==> build 55 <==
==> flow/design.v <==
module subtractor_16bits(
    input [15:0] a,
    input [15:0] b,
    input bin,
    output [15:0] diff,
    output bout
);
    assign {bout, diff} = a - b - bin;
endmodule
module adder_16bits(
    input [15:0] a,
    input [15:0] b,
    input cin,
    output [15:0] sum,
    output cout
);
    assign {cout, sum} = a + b + cin;
endmodule
module multiplier_16bits(
    input [15:0] a,
    input [15:0] b,
    output [31:0] product
);
    assign product = a * b;
endmodule
module divider_16bits(
    input [15:0] dividend,
    input [15:0] divisor,
    output [15:0] quotient,
    output [15:0] remainder
);
    assign quotient = dividend / divisor;
    assign remainder = dividend % divisor;
endmodule
module dff_16bit (
    input      [15:0] d,
    input             clk,
    input             rstn,
    input             en,
    output reg [15:0] q
);
    always @(posedge clk) begin
        if (!rstn)
            q <= 16'b0;
        else if (en)
            q <= d;
    end
endmodule
module unified_computing_system (
    input      [15:0] d_a,           
    input      [15:0] d_b,           
    input      [1:0]  op_code,       
    input             clk,
    input             rstn,
    input             en_a,           
    input             en_b,           
    input             en_result,      
    input             cin,            
    input             bin,            
    output reg [31:0] result,         
    output reg [15:0] remainder,      
    output reg        cout,           
    output reg        bout,           
    output reg        overflow_flag,  
    output reg        error_flag      
);
    wire [15:0] q_a;            
    wire [15:0] q_b;            
    wire [15:0] sum_result;
    wire        sum_cout;
    wire [15:0] diff_result;
    wire        diff_bout;
    wire [31:0] product_result;
    wire [15:0] quotient_result;
    wire [15:0] remainder_result;
    reg [31:0] temp_result;
    reg [15:0] temp_remainder;
    reg        temp_cout;
    reg        temp_bout;
    reg        temp_overflow;
    reg        temp_error;
    dff_16bit register_a_inst (
        .d   (d_a),
        .clk (clk),
        .rstn(rstn),
        .en  (en_a),
        .q   (q_a)
    );
    dff_16bit register_b_inst (
        .d   (d_b),
        .clk (clk),
        .rstn(rstn),
        .en  (en_b),
        .q   (q_b)
    );
    adder_16bits adder_inst (
        .a   (q_a),
        .b   (q_b),
        .cin (cin),
        .sum (sum_result),
        .cout(sum_cout)
    );
    subtractor_16bits subtractor_inst (
        .a    (q_a),
        .b    (q_b),
        .bin  (bin),
        .diff (diff_result),
        .bout (diff_bout)
    );
    multiplier_16bits multiplier_inst (
        .a      (q_a),
        .b      (q_b),
        .product(product_result)
    );
    divider_16bits divider_inst (
        .dividend (q_a),
        .divisor  (q_b),
        .quotient (quotient_result),
        .remainder(remainder_result)
    );
    always @(*) begin
        temp_result = 32'b0;
        temp_remainder = 16'b0;
        temp_cout = 1'b0;
        temp_bout = 1'b0;
        temp_overflow = 1'b0;
        temp_error = 1'b0;
        case(op_code)
            2'b00: begin  
                temp_result = {16'b0, sum_result};
                temp_cout = sum_cout;
                if ((q_a[15] == q_b[15]) && (sum_result[15] != q_a[15])) begin
                    temp_overflow = 1'b1;
                end
            end
            2'b01: begin  
                temp_result = {16'b0, diff_result};
                temp_bout = diff_bout;
                if ((q_a[15] != q_b[15]) && (diff_result[15] != q_a[15])) begin
                    temp_overflow = 1'b1;
                end
            end
            2'b10: begin  
                temp_result = product_result;
                if (product_result[31:16] != 16'b0 && 
                    product_result[31:16] != 16'hFFFF) begin
                    temp_overflow = 1'b1;
                end
            end
            2'b11: begin  
                if (q_b == 16'b0) begin  
                    temp_result = 32'b0;
                    temp_error = 1'b1;
                end else begin
                    temp_result = {16'b0, quotient_result};  
                    temp_remainder = remainder_result;
                end
            end
            default: begin
            end
        endcase
    end
    always @(posedge clk) begin
        if (!rstn) begin
            result <= 32'b0;
            remainder <= 16'b0;
            cout <= 1'b0;
            bout <= 1'b0;
            overflow_flag <= 1'b0;
            error_flag <= 1'b0;
        end
        else if (en_result) begin
            result <= temp_result;
            remainder <= temp_remainder;
            cout <= temp_cout;
            bout <= temp_bout;
            overflow_flag <= temp_overflow;
            error_flag <= temp_error;
        end
    end
endmodule
==> flow/run.sh <==
#!/bin/bash
# the make line also repeats each setting of config.mk as NAME=value (left out here)
make -C /OpenROAD-flow-scripts/flow DESIGN_CONFIG=/design/flow/config.mk WORK_HOME=/design/flow/orfs CLKGATE_MAP_FILE= finish
==> flow/config.mk <==
export PLATFORM = sky130hd
export DESIGN_NAME = unified_computing_system
export DESIGN_NICKNAME = unified_computing_system
export VERILOG_FILES = /design/flow/design.v
export SDC_FILE = /design/flow/constraint.sdc
export NUM_CORES = 4
export LEC_CHECK = 0
export ABC_AREA = 1
export CAP_MARGIN = 20
export CORE_MARGIN = 2
export CORE_UTILIZATION = 69
export CTS_CLUSTER_DIAMETER = 370
export CTS_CLUSTER_SIZE = 99
export GPL_ROUTABILITY_DRIVEN = 0
export PLACE_DENSITY = 0.37
export SLEW_MARGIN = 20
export TNS_END_PERCENT = 10
==> flow/constraint.sdc <==
create_clock -name core_clock -period 12.7 [get_ports {clk}]
set_input_delay 2.5400 -clock core_clock [delete_from_list [all_inputs] [get_ports {clk}]]
set_output_delay 2.5400 -clock core_clock [all_outputs]
set_load 0.01 [all_outputs]
==> inputs of build 58, as changes to build 55 <==
ABC_AREA = not set   (was 1)
CORE_UTILIZATION = 65   (was 69)
CTS_CLUSTER_DIAMETER = not set   (was 370)
CTS_CLUSTER_SIZE = not set   (was 99)
GPL_ROUTABILITY_DRIVEN = not set   (was 0)
PLACE_DENSITY = not set   (was 0.37)
TNS_END_PERCENT = not set   (was 10)
==> flow/constraint.sdc (replaced) <==
create_clock -name core_clock -period 21.2 [get_ports {clk}]
set_input_delay 4.2400 -clock core_clock [delete_from_list [all_inputs] [get_ports {clk}]]
set_output_delay 4.2400 -clock core_clock [all_outputs]
set_load 0.01 [all_outputs]
==> results <==
Build 58 finished but failed the layout checks on negative setup slack. Build 55 failed in global routing. Against build 58, the synthesized cell count of build 55 is larger by about 20%. Of build 58 and build 55, build 58 has the higher die size (gap about 0.9%, measured against build 55). Area after synthesis: build 55 is higher than build 58 (about 5%).

* * *

==> inputs of job 2723 <==
RTL: the design.v shown in full above, as it stands there.
clock: 25.9 ns
lec_check: 0
cap_margin: 20
core_margin: 2
core_utilization: 69
slew_margin: 20
run.sh (not shown) runs the stock make flow with config.mk's settings and CLKGATE_MAP_FILE=.
==> job 5579: changes against job 2723 <==
CELL_PAD_IN_SITES_GLOBAL_PLACEMENT = 0   (was default)
CORE_UTILIZATION = 56   (was 69)
GPL_ROUTABILITY_DRIVEN = 0   (was default)
PLACE_DENSITY = 0.81   (was default)
SETUP_SLACK_MARGIN = 3.71   (was default)
==> flow/constraint.sdc (replaced) <==
create_clock -name core_clock -period 22.8 [get_ports {clk}]
set_input_delay 4.5600 -clock core_clock [delete_from_list [all_inputs] [get_ports {clk}]]
set_output_delay 4.5600 -clock core_clock [all_outputs]
set_load 0.01 [all_outputs]
==> job 8572: changes against job 2723 <==
CTS_CLUSTER_DIAMETER = 370   (was default)
CTS_CLUSTER_SIZE = 94   (was default)
PLACE_DENSITY = 0.37   (was default)
TNS_END_PERCENT = 10   (was default)
==> flow/constraint.sdc (replaced) <==
create_clock -name core_clock -period 12.7 [get_ports {clk}]
set_input_delay 2.5400 -clock core_clock [delete_from_list [all_inputs] [get_ports {clk}]]
set_output_delay 2.5400 -clock core_clock [all_outputs]
set_load 0.01 [all_outputs]
==> results <==
                                                                         job 2723        job 8572                  job 5579
Status                                                   finished with violations  did not finish  finished with violations
Last stage reached                                                              -  global routing                         -
Violated checks                                              negative setup slack               -      negative setup slack
Area growth from synthesis to layout                                        21.1%               -                     36.1%
Register area                                                            1680 um2               -                  1690 um2
Final setup skew                                                        0.0200 ns               -                0.00940 ns
Worst r2r path cells                                                          125               -                       129
DRC errors left                                                                 0               -                         0
Kind of critical path                                        register to register               -      register to register
HPWL reported at the end of detailed placement                           53100 um        64200 um                  57900 um
Crit path launch                                            register_b_inst.q[14]               -     register_b_inst.q[15]
Logic share of the area                                                     74.1%               -                     66.7%
Worst hold path stage count                                                     2               -                         2
Antenna diode instance count                                                    0               -                         1
Drt pass-1 iters                                                                8               -                        29
Reg-to-Reg Start                                            register_b_inst.q[14]               -     register_b_inst.q[15]
Combinational cell area excluding buffers and inverters                 18200 um2               -                 18400 um2
Critical path destination                                            remainder[2]               -              remainder[6]
Clk cell area share                                                         1.24%               -                     1.08%

* * *

==> branch ember <==
Starts from the design.v that is shown in full above.
make LEC_CHECK=0 ABC_AREA=1 CAP_MARGIN=20 CORE_MARGIN=2 CORE_UTILIZATION=40 GPL_ROUTABILITY_DRIVEN=0 SLEW_MARGIN=20 finish   # period 26.0 ns
==> branch willow (differences from branch ember) <==
--- a/flow/config.mk
+++ b/flow/config.mk
@@ -7,7 +7,8 @@
 export LEC_CHECK = 0
-export ABC_AREA = 1
 export CAP_MARGIN = 20
+export CELL_PAD_IN_SITES_GLOBAL_PLACEMENT = 1
 export CORE_MARGIN = 2
-export CORE_UTILIZATION = 40
+export CORE_UTILIZATION = 58
 export GPL_ROUTABILITY_DRIVEN = 0
+export PLACE_DENSITY_LB_ADDON = 0.2
 export SLEW_MARGIN = 20
==> flow/constraint.sdc (replaced) <==
create_clock -name core_clock -period 25.2 [get_ports {clk}]
set_input_delay 5.0400 -clock core_clock [delete_from_list [all_inputs] [get_ports {clk}]]
set_output_delay 5.0400 -clock core_clock [all_outputs]
set_load 0.01 [all_outputs]
==> branch violet (differences from branch ember) <==
--- a/flow/config.mk
+++ b/flow/config.mk
@@ -7,7 +7,5 @@
 export LEC_CHECK = 0
-export ABC_AREA = 1
 export CAP_MARGIN = 20
 export CORE_MARGIN = 2
-export CORE_UTILIZATION = 40
-export GPL_ROUTABILITY_DRIVEN = 0
+export CORE_UTILIZATION = 66
 export SLEW_MARGIN = 20
==> flow/constraint.sdc (replaced) <==
create_clock -name core_clock -period 14.1 [get_ports {clk}]
set_input_delay 2.8200 -clock core_clock [delete_from_list [all_inputs] [get_ports {clk}]]
set_output_delay 2.8200 -clock core_clock [all_outputs]
set_load 0.01 [all_outputs]
==> reports/qor.yml <==
floorplan:
  core-area_sq_mm: 0.0527
run_status:
  status: "no timing/DRC/antenna violations"
timing:
  finalClockPeriodUsage_pct: 93.4
  hold_ws_ns: 0.465
worst_setup_path:
  r2r_cells: 219
  crit_path_end: "remainder[15]"
min_path:
  hold_end: "result[5]"
route:
  via_per_inst: 5.11
global_routing:
  grt_util_met1_pct: 35.0
synth:
  ys_cells: 3094
Source of the figures above: branch ember

==> reports/qor.yml <==
run_status:
  status: "failed layout checks"
  so_faults: "max-capacitance violations, max-slew violations, negative setup slack"
floorplan:
  core-area_sq_mm: 0.0304
route:
  via_per_inst: 7.28
global_routing:
  grt_util_met1_pct: 60.4
timing:
  worst_slack_ns: -16.66
  setup_violations: 24
  drv_slew: 4
flow_run:
  drv_cap: 2
synth:
  ys_cells: 2569
worst_setup_path:
  r2r_cells: 124
Source of the figures above: branch violet

==> reports/qor.yml <==
floorplan:
  core-area_sq_mm: 0.0345
run_status:
  status: "failed layout checks"
  so_faults: "negative setup slack"
route:
  via_per_inst: 6.42
  firstDrtPassIters: 5
worst_setup_path:
  r2r_cells: 131
  crit_path_end: "remainder[6]"
flow_run:
  log.warning_count: 47
synth:
  ys_cells: 2569
timing:
  setup_violations: 17
  finalClockPeriodUsage_pct: 102
  worst_slack_ns: -0.417
  hold_ws_ns: 0.462
global_routing:
  grt_util_met1_pct: 51.4
Source of the figures above: branch willow

